==> flow/design.v (excerpt) <==
module complex_multiplier#(parameter INPUT_DATA_WIDTH = 16)
    (
        input  wire                                    i_clk,
        input  wire                                    i_rst,
        input  wire signed [INPUT_DATA_WIDTH-1:0]      i_real_h,
        input  wire signed [INPUT_DATA_WIDTH-1:0]      i_imag_h,
        input  wire signed [INPUT_DATA_WIDTH-1:0]      i_real_y,
        input  wire signed [INPUT_DATA_WIDTH-1:0]      i_imag_y,
        output reg  signed [INPUT_DATA_WIDTH*2:0]      o_real,
        output reg  signed [INPUT_DATA_WIDTH*2:0]      o_imag
    );
    reg signed [INPUT_DATA_WIDTH*2-1:0] ac;
    reg signed [INPUT_DATA_WIDTH*2-1:0] ad;
    reg signed [INPUT_DATA_WIDTH*2-1:0] cb;
    reg signed [INPUT_DATA_WIDTH*2-1:0] bd;
    always@(posedge i_clk) begin
        if(i_rst)begin
            o_real <= 0;
            o_imag <= 0;
            ac     <= 0;
            ad     <= 0;
            cb     <= 0;
            bd     <= 0;
        end         
        else begin
            ac <= i_real_h * i_real_y;
            ad <= i_real_h * i_imag_y;
            cb <= i_real_y * i_imag_h;
            bd <= i_imag_h * i_imag_y;
            o_real <= ac - bd;
            o_imag <= ad + cb;
        end
    end
endmodule
Size in the first run: about 5200 cells after synthesis, ~190 flip-flops, ~130 I/O pins, ~0.047 mm² of cells after synthesis.
export LEC_CHECK = 0
export CAP_MARGIN = 5
export CORE_MARGIN = 2
export CORE_UTILIZATION = 72
export CTS_CLUSTER_DIAMETER = 363
export CTS_CLUSTER_SIZE = 97
export PLACE_DENSITY = 0.38
export SETUP_SLACK_MARGIN = -0.5
export SLEW_MARGIN = 20
export TNS_END_PERCENT = 10
create_clock -name core_clock -period 5.13 [get_ports {i_clk}]
run.sh (not shown) runs the stock make flow with config.mk's settings and CLKGATE_MAP_FILE=.
The baseline finished but fails on negative setup slack.
Edit:
CAP_MARGIN = 20   (was 5)
CORE_UTILIZATION = 40   (was 72)
CTS_CLUSTER_DIAMETER = not set   (was 363)
CTS_CLUSTER_SIZE = not set   (was 97)
PLACE_DENSITY = not set   (was 0.38)
SETUP_SLACK_MARGIN = not set   (was -0.5)
TNS_END_PERCENT = not set   (was 10)
clock period = 9.0 ns   (was 5.13 ns; I/O delays follow)
=> This time the run went through all stages and came out clean. Sequential share of layout area came out higher by 0.88 points. Cell area came out lower by roughly a tenth. Synthesized cell count does not change. Global-route usage came out lower by 24 points. Wire length came out lower by about a fifth. Clock-buffer cell count stays the same. Core utilization came out lower by 46 points. Cell count came out higher slightly. Flip-flop count stays the same. Worst hold slack improves by 0.035 ns.
Edit:
CORE_UTILIZATION = 42   (was 40)
What happened: Critical path depth does not change. Die area shrinks by 4.7%. Setup slack improved by 0.13 ns. Routed wire length decreases by 1.0%. Worst hold slack gains 0.016 ns. Non-clock buffer count grows by 11. Cell area hardly moves. Register-to-register slack barely changes.

---

## run A
Starting RTL as in the previous note.
clock: 3.61 ns
lec_check: 0
abc_area: 1
cap_margin: 5
cell_pad_in_sites_global_placement: 0
core_aspect_ratio: 0.92
core_margin: 2
core_utilization: 72
cts_cluster_diameter: 93
cts_cluster_size: 39
place_density: 0.64
setup_slack_margin: -0.33
slew_margin: 5
In the summary table, run A is marked failed, with error GRT-0116 raised in 5_1_grt.
The following lists how run B was set up differently from run A:
# run A
export LEC_CHECK = 0
export ABC_AREA = 1
export CAP_MARGIN = 5
export CELL_PAD_IN_SITES_GLOBAL_PLACEMENT = 0
export CORE_ASPECT_RATIO = 0.92
export CORE_MARGIN = 2
export CORE_UTILIZATION = 72
export CTS_CLUSTER_DIAMETER = 93
export CTS_CLUSTER_SIZE = 39
export PLACE_DENSITY = 0.64
export SETUP_SLACK_MARGIN = -0.33
export SLEW_MARGIN = 5
create_clock -name core_clock -period 3.61 [get_ports {i_clk}]
# run B
export LEC_CHECK = 0
export CAP_MARGIN = 20
export CORE_MARGIN = 2
export CORE_UTILIZATION = 40
export SLEW_MARGIN = 20
create_clock -name core_clock -period 5.42 [get_ports {i_clk}]
## What came out
- Side by side, compound-gate portion of the synthesized area turned out higher in run B than in run A.
- Run B vs run A on basic-gate share of the synthesized area counting and, or, nand and nor cells: run B is the lower one.
- Compared with run A, in run B multiplexer area fraction after synthesis saw an increase, count of mapped cells out of synthesis saw a decrease, die area saw an increase.
- The flow completed for run B, but it is not clean: the layout still shows negative setup slack.
- Looking at minimum setup slack after placement, run B sits above run A.

---

The RTL this note starts from:
==> flow/design.v <==
`timescale 1ns / 1ps
module complex_multiplier#(parameter INPUT_DATA_WIDTH = 16)
    (
        input  wire                                    i_clk,
        input  wire                                    i_rst,
        input  wire signed [INPUT_DATA_WIDTH-1:0]      i_real_h,
        input  wire signed [INPUT_DATA_WIDTH-1:0]      i_imag_h,
        input  wire signed [INPUT_DATA_WIDTH-1:0]      i_real_y,
        input  wire signed [INPUT_DATA_WIDTH-1:0]      i_imag_y,
        output reg  signed [INPUT_DATA_WIDTH*2:0]      o_real,
        output reg  signed [INPUT_DATA_WIDTH*2:0]      o_imag
    );
    reg signed [INPUT_DATA_WIDTH*2-1:0] ac;
    reg signed [INPUT_DATA_WIDTH*2-1:0] ad;
    reg signed [INPUT_DATA_WIDTH*2-1:0] cb;
    reg signed [INPUT_DATA_WIDTH*2-1:0] bd;
    always@(posedge i_clk) begin
        if(i_rst)begin
            o_real <= 0;
            o_imag <= 0;
            ac     <= 0;
            ad     <= 0;
            cb     <= 0;
            bd     <= 0;
        end         
        else begin
            ac <= i_real_h * i_real_y;
            ad <= i_real_h * i_imag_y;
            cb <= i_real_y * i_imag_h;
            bd <= i_imag_h * i_imag_y;
            o_real <= ac - bd;
            o_imag <= ad + cb;
        end
    end
endmodule
Settings: LEC_CHECK=0, ABC_AREA=1, CAP_MARGIN=20, CELL_PAD_IN_SITES_DETAIL_PLACEMENT=0, CELL_PAD_IN_SITES_GLOBAL_PLACEMENT=1, CORE_ASPECT_RATIO=1.03, CORE_MARGIN=8, CORE_UTILIZATION=15, CTS_CLUSTER_SIZE=54, GPL_ROUTABILITY_DRIVEN=0, HOLD_SLACK_MARGIN=0.03, PLACE_DENSITY_LB_ADDON=0.11, SETUP_SLACK_MARGIN=0.67, SLEW_MARGIN=25; clock period 14.3 ns.
The first run finished clean.
==> next run, changes <==
- ABC_AREA: 1 -> not set
- CELL_PAD_IN_SITES_DETAIL_PLACEMENT: 0 -> not set
- CORE_ASPECT_RATIO: 1.03 -> not set
- CORE_UTILIZATION: 15 -> 65
- GPL_ROUTABILITY_DRIVEN: 0 -> not set
- HOLD_SLACK_MARGIN: 0.03 -> not set
- PLACE_DENSITY_LB_ADDON: 0.11 -> not set
- SLEW_MARGIN: 25 -> 5
- clock period: 14.3 -> 5.8 ns (I/O delays scaled with it)
Now the flow finished but failed the layout checks on setup timing; synthesized cell count shrinks by about 30%; flip-flop count is unchanged; global-route usage came out higher by 28 points; design area rises by 7.0%; critical path depth grows by 3; cell count came out lower by 40%; register-to-register slack gets worse by 10 ns; wire length drops by about 18%; via count grows by 0.94%; first-iteration DRC count goes up by about 130%; clock-buffer cell count decreases by 9.
==> next run, changes <==
- CELL_PAD_IN_SITES_GLOBAL_PLACEMENT: 1 -> not set
- CORE_MARGIN: 8 -> 2
- CTS_CLUSTER_SIZE: 54 -> not set
- MAX_ROUTING_LAYER: not set -> met4
- SETUP_SLACK_MARGIN: 0.67 -> not set
- SLEW_MARGIN: 5 -> 20
- clock period: 5.8 -> 6.89 ns (I/O delays scaled with it)
The new run produced a layout that fails on setup timing. Setup slack improves by 1.3 ns. Via count is lower by 11%. Global-route usage is lower by 0.63 points. Routed wire length is lower by 21%. Worst hold slack degrades by 0.087 ns. Synthesized area stays the same. Final cell count is lower by 3.7%. Sequential share of layout area is higher by 0.52 points.

---

build 26:
// complex_multiplier: RTL as listed in full above, without the edits since
Settings: LEC_CHECK=0, CAP_MARGIN=20, CELL_PAD_IN_SITES_GLOBAL_PLACEMENT=0, CORE_MARGIN=2, CORE_UTILIZATION=68, CTS_CLUSTER_SIZE=54, SETUP_SLACK_MARGIN=-0.46, SLEW_MARGIN=5; clock period 5.92 ns.
The flow completed for build 26, but it is not clean: the layout still shows negative setup slack.
Edits applied to the flow inputs when going from build 26 to trial 95:
Settings: clearing CTS_CLUSTER_SIZE, which used to be 54; swapping 5 for 20 in SLEW_MARGIN; swapping 68 for 40 in CORE_UTILIZATION; clearing SETUP_SLACK_MARGIN, which used to be -0.46; clearing CELL_PAD_IN_SITES_GLOBAL_PLACEMENT, which used to be 0; swapping 5.92 for 10.0 in the clock period (ns, I/O delays scaled along).
Notes after the runs:
Per the final summary, trial 95 finished and its layout is clean on timing, DRC and antenna. sky130_fd_sc_hd__fa_2 as the cell at the slowest stage of the critical path was reported by build 26, and sky130_fd_sc_hd__clkdlybuf4s50_1 by trial 95. Diff build 26 -> trial 95: largest stage delay on the critical path moved up, minimum setup slack after placement moved up.

---

RTL: the design.v shown in full above, as it stands there.
clock: 5.51 ns
lec_check: 0
abc_area: 1
cap_margin: 20
core_margin: 2
core_utilization: 69
cts_cluster_size: 96
place_density: 0.42
slew_margin: 20
tns_end_percent: 15
The starting point failed in global routing (5_1_grt) with GRT-0116.
Rerun with:
CORE_UTILIZATION = 72   (was 69)
CTS_CLUSTER_SIZE = not set   (was 96)
PLACE_DENSITY = not set   (was 0.42)
TNS_END_PERCENT = not set   (was 15)
clock period = 10.9 ns   (was 5.51 ns; I/O delays follow)
The new run ran to the end with no violations.
Die size is lower by a few percent.
Synthesized area is unchanged.
Synthesized cell count stays the same.

---

Starts from the design.v that is shown in full above.
Settings: LEC_CHECK=0, CAP_MARGIN=20, CELL_PAD_IN_SITES_GLOBAL_PLACEMENT=1, CORE_ASPECT_RATIO=1.51, CORE_MARGIN=4, CORE_UTILIZATION=62, CTS_CLUSTER_DIAMETER=330, CTS_CLUSTER_SIZE=54, GPL_TIMING_DRIVEN=0, PLACE_DENSITY_LB_ADDON=0.26, SETUP_SLACK_MARGIN=-0.57, SLEW_MARGIN=5, TNS_END_PERCENT=15; clock period 5.8 ns.
The starting point completed, yet does not pass: setup timing.
Rerun with:
Settings changed: CORE_ASPECT_RATIO 1.51 to not set, CORE_MARGIN 4 to 2, CORE_UTILIZATION 62 to 72, CTS_CLUSTER_DIAMETER 330 to not set, GPL_TIMING_DRIVEN 0 to not set, HOLD_SLACK_MARGIN set to -0.1, PLACE_DENSITY_LB_ADDON 0.26 to 0.18, SETUP_SLACK_MARGIN -0.57 to 1.64, SLEW_MARGIN 5 to 15, TNS_END_PERCENT 15 to not set.
Clock period 5.8 ns to 5.55 ns, I/O delays scaled along.
Result:
- With this change the flow ended with an error in 3_1_place_gp_skip_io, error FLW-0024
- synthesized area is unchanged
- die area falls by 16%
- synthesized cell count stays the same
Rerun with:
Settings changed: CELL_PAD_IN_SITES_GLOBAL_PLACEMENT 1 to 0, HOLD_SLACK_MARGIN -0.1 to not set, PLACE_DENSITY_LB_ADDON 0.18 to not set, SETUP_SLACK_MARGIN 1.64 to 1.93.
Clock period 5.55 ns to 6.88 ns, I/O delays scaled along.
This time the run stopped in 5_1_grt with GRT-0232.
Die size does not change.
Synthesized area stays the same.
Synthesized cell count is unchanged.
Rerun with:
Settings changed: CELL_PAD_IN_SITES_GLOBAL_PLACEMENT 0 to 1, HOLD_SLACK_MARGIN set to 0.3, PLACE_DENSITY_LB_ADDON set to 0.18, SETUP_SLACK_MARGIN 1.93 to 1.64.
Clock period 6.88 ns to 5.55 ns, I/O delays scaled along.
=> Now the flow did not get past 3_1_place_gp_skip_io; die size does not change; synthesized cell count stays the same; synthesized area is unchanged.

---

// complex_multiplier: RTL as listed in full above, without the edits since
Settings: LEC_CHECK=0, ABC_AREA=1, CAP_MARGIN=5, CELL_PAD_IN_SITES_GLOBAL_PLACEMENT=0, CORE_ASPECT_RATIO=0.92, CORE_MARGIN=2, CORE_UTILIZATION=72, CTS_CLUSTER_DIAMETER=349, CTS_CLUSTER_SIZE=39, PLACE_DENSITY=0.64, SETUP_SLACK_MARGIN=-0.22, SLEW_MARGIN=5; clock period 3.61 ns.
The first run stopped in global routing.
==> next run, changes <==
Settings changed: ABC_AREA 1 to unset, CAP_MARGIN 5 to 20, CORE_ASPECT_RATIO 0.92 to unset, CTS_CLUSTER_DIAMETER 349 to unset, CTS_CLUSTER_SIZE 39 to 54, PLACE_DENSITY 0.64 to 0.7, SETUP_SLACK_MARGIN -0.22 to unset, SLEW_MARGIN 5 to 15.
Clock period 3.61 ns to 6.88 ns, I/O delays scaled along.
What happened: The changed run completed and failed the layout checks on setup timing; die area goes down by 9.8%; synthesized area goes down by 9.9%; synthesized cell count goes down by 29%.
==> next run, changes <==
Settings changed: CELL_PAD_IN_SITES_GLOBAL_PLACEMENT 0 to unset, CTS_CLUSTER_SIZE 54 to unset, HOLD_SLACK_MARGIN set to -0.08, MAX_ROUTING_LAYER set to met4, PLACE_DENSITY 0.7 to unset, SLEW_MARGIN 15 to 20.
Clock period 6.88 ns to 6.67 ns, I/O delays scaled along.
Effect: Now the flow aborted during global routing, error ODB-0269. Synthesized cell count stays the same. Die area does not change. Synthesized area stays the same.

---

Starts from the design.v that is shown in full above.
clock: 5.0 ns
lec_check: 0
abc_area: 1
cap_margin: 5
core_margin: 2
core_utilization: 72
cts_cluster_diameter: 270
cts_cluster_size: 42
hold_slack_margin: -0.1
max_routing_layer: met4
place_density: 0.64
setup_slack_margin: 0.76
slew_margin: 20
The baseline stopped in 4_1_cts.
Rerun with:
ABC_AREA = unset   (was 1)
CAP_MARGIN = 20   (was 5)
CTS_CLUSTER_DIAMETER = unset   (was 270)
CTS_CLUSTER_SIZE = unset   (was 42)
HOLD_SLACK_MARGIN = unset   (was -0.1)
PLACE_DENSITY = 0.95   (was 0.64)
SETUP_SLACK_MARGIN = unset   (was 0.76)
TNS_END_PERCENT = 5   (was unset)
clock period = 6.89 ns   (was 5.0 ns; I/O delays follow)
=> The changed run did not get past 5_1_grt on GRT-0116; area after synthesis came out lower by 9.9%; synthesized cell count came out lower by 29%; die area came out lower by 9.8%.

---

south:
// complex_multiplier: RTL as listed in full above, without the edits since
Settings: LEC_CHECK=0, CAP_MARGIN=20, CELL_PAD_IN_SITES_GLOBAL_PLACEMENT=1, CORE_MARGIN=2, CORE_UTILIZATION=65, CTS_CLUSTER_SIZE=54, SETUP_SLACK_MARGIN=1.64, SLEW_MARGIN=15; clock period 5.55 ns.
Nothing crashed in south and all stages finished; the problem is that the final layout failed, the offending checks being setup timing.
> inputs changed (south -> north)
- an added CTS_CLUSTER_DIAMETER of 377
- a change of CORE_UTILIZATION from 65 to 57
- an added ABC_AREA of 1
- a change of SLEW_MARGIN from 15 to 20
- a deleted SETUP_SLACK_MARGIN that had been 1.64
- a deleted CELL_PAD_IN_SITES_GLOBAL_PLACEMENT that had been 1
- a deleted CTS_CLUSTER_SIZE that had been 54
- a change of the clock period (ns, I/O delays scaled along) from 5.55 to 5.13
### Flow results
[flow] north | stages: complete | final checks: fail | reason: setup timing. Taking south as the reference, in north total die size climbed 20000 sq um; post-synthesis cell count from yosys went up 2087. The core of north is less densely filled than that of south. met3 layer wire length in the routed design of north exceeds that of south by more than 10%. Beginning of the critical path: i_imag_h[15] -> south, i_imag_y[6] -> north.

---

// complex_multiplier: RTL as listed in full above, without the edits since
clock: 6.29 ns
lec_check: 0
abc_area: 1
cap_margin: 35
cell_pad_in_sites_global_placement: 3
core_margin: 2
core_utilization: 23
hold_slack_margin: -0.06
max_routing_layer: met4
place_density_lb_addon: 0.22
slew_margin: 20
tns_end_percent: 45
Edit:
Settings changed: ABC_AREA 1 to default, CAP_MARGIN 35 to 40, CELL_PAD_IN_SITES_GLOBAL_PLACEMENT 3 to default, CORE_UTILIZATION 23 to 72, HOLD_SLACK_MARGIN -0.06 to default, PLACE_DENSITY from default to 0.7, PLACE_DENSITY_LB_ADDON 0.22 to default, TNS_END_PERCENT 45 to default.
Clock period 6.29 ns to 6.88 ns, I/O delays scaled along.
Now the flow completed and failed the layout checks on setup timing.
Worst hold slack degrades by 67 ps.
Critical path depth is lower by 4.
Clock skew stays flat.
Final cell count fell by well over a third.
Utilization rises by 62 points.
Flip-flop count is unchanged.
Area after synthesis goes down by roughly a tenth.
Worst setup slack loses 430 ps.
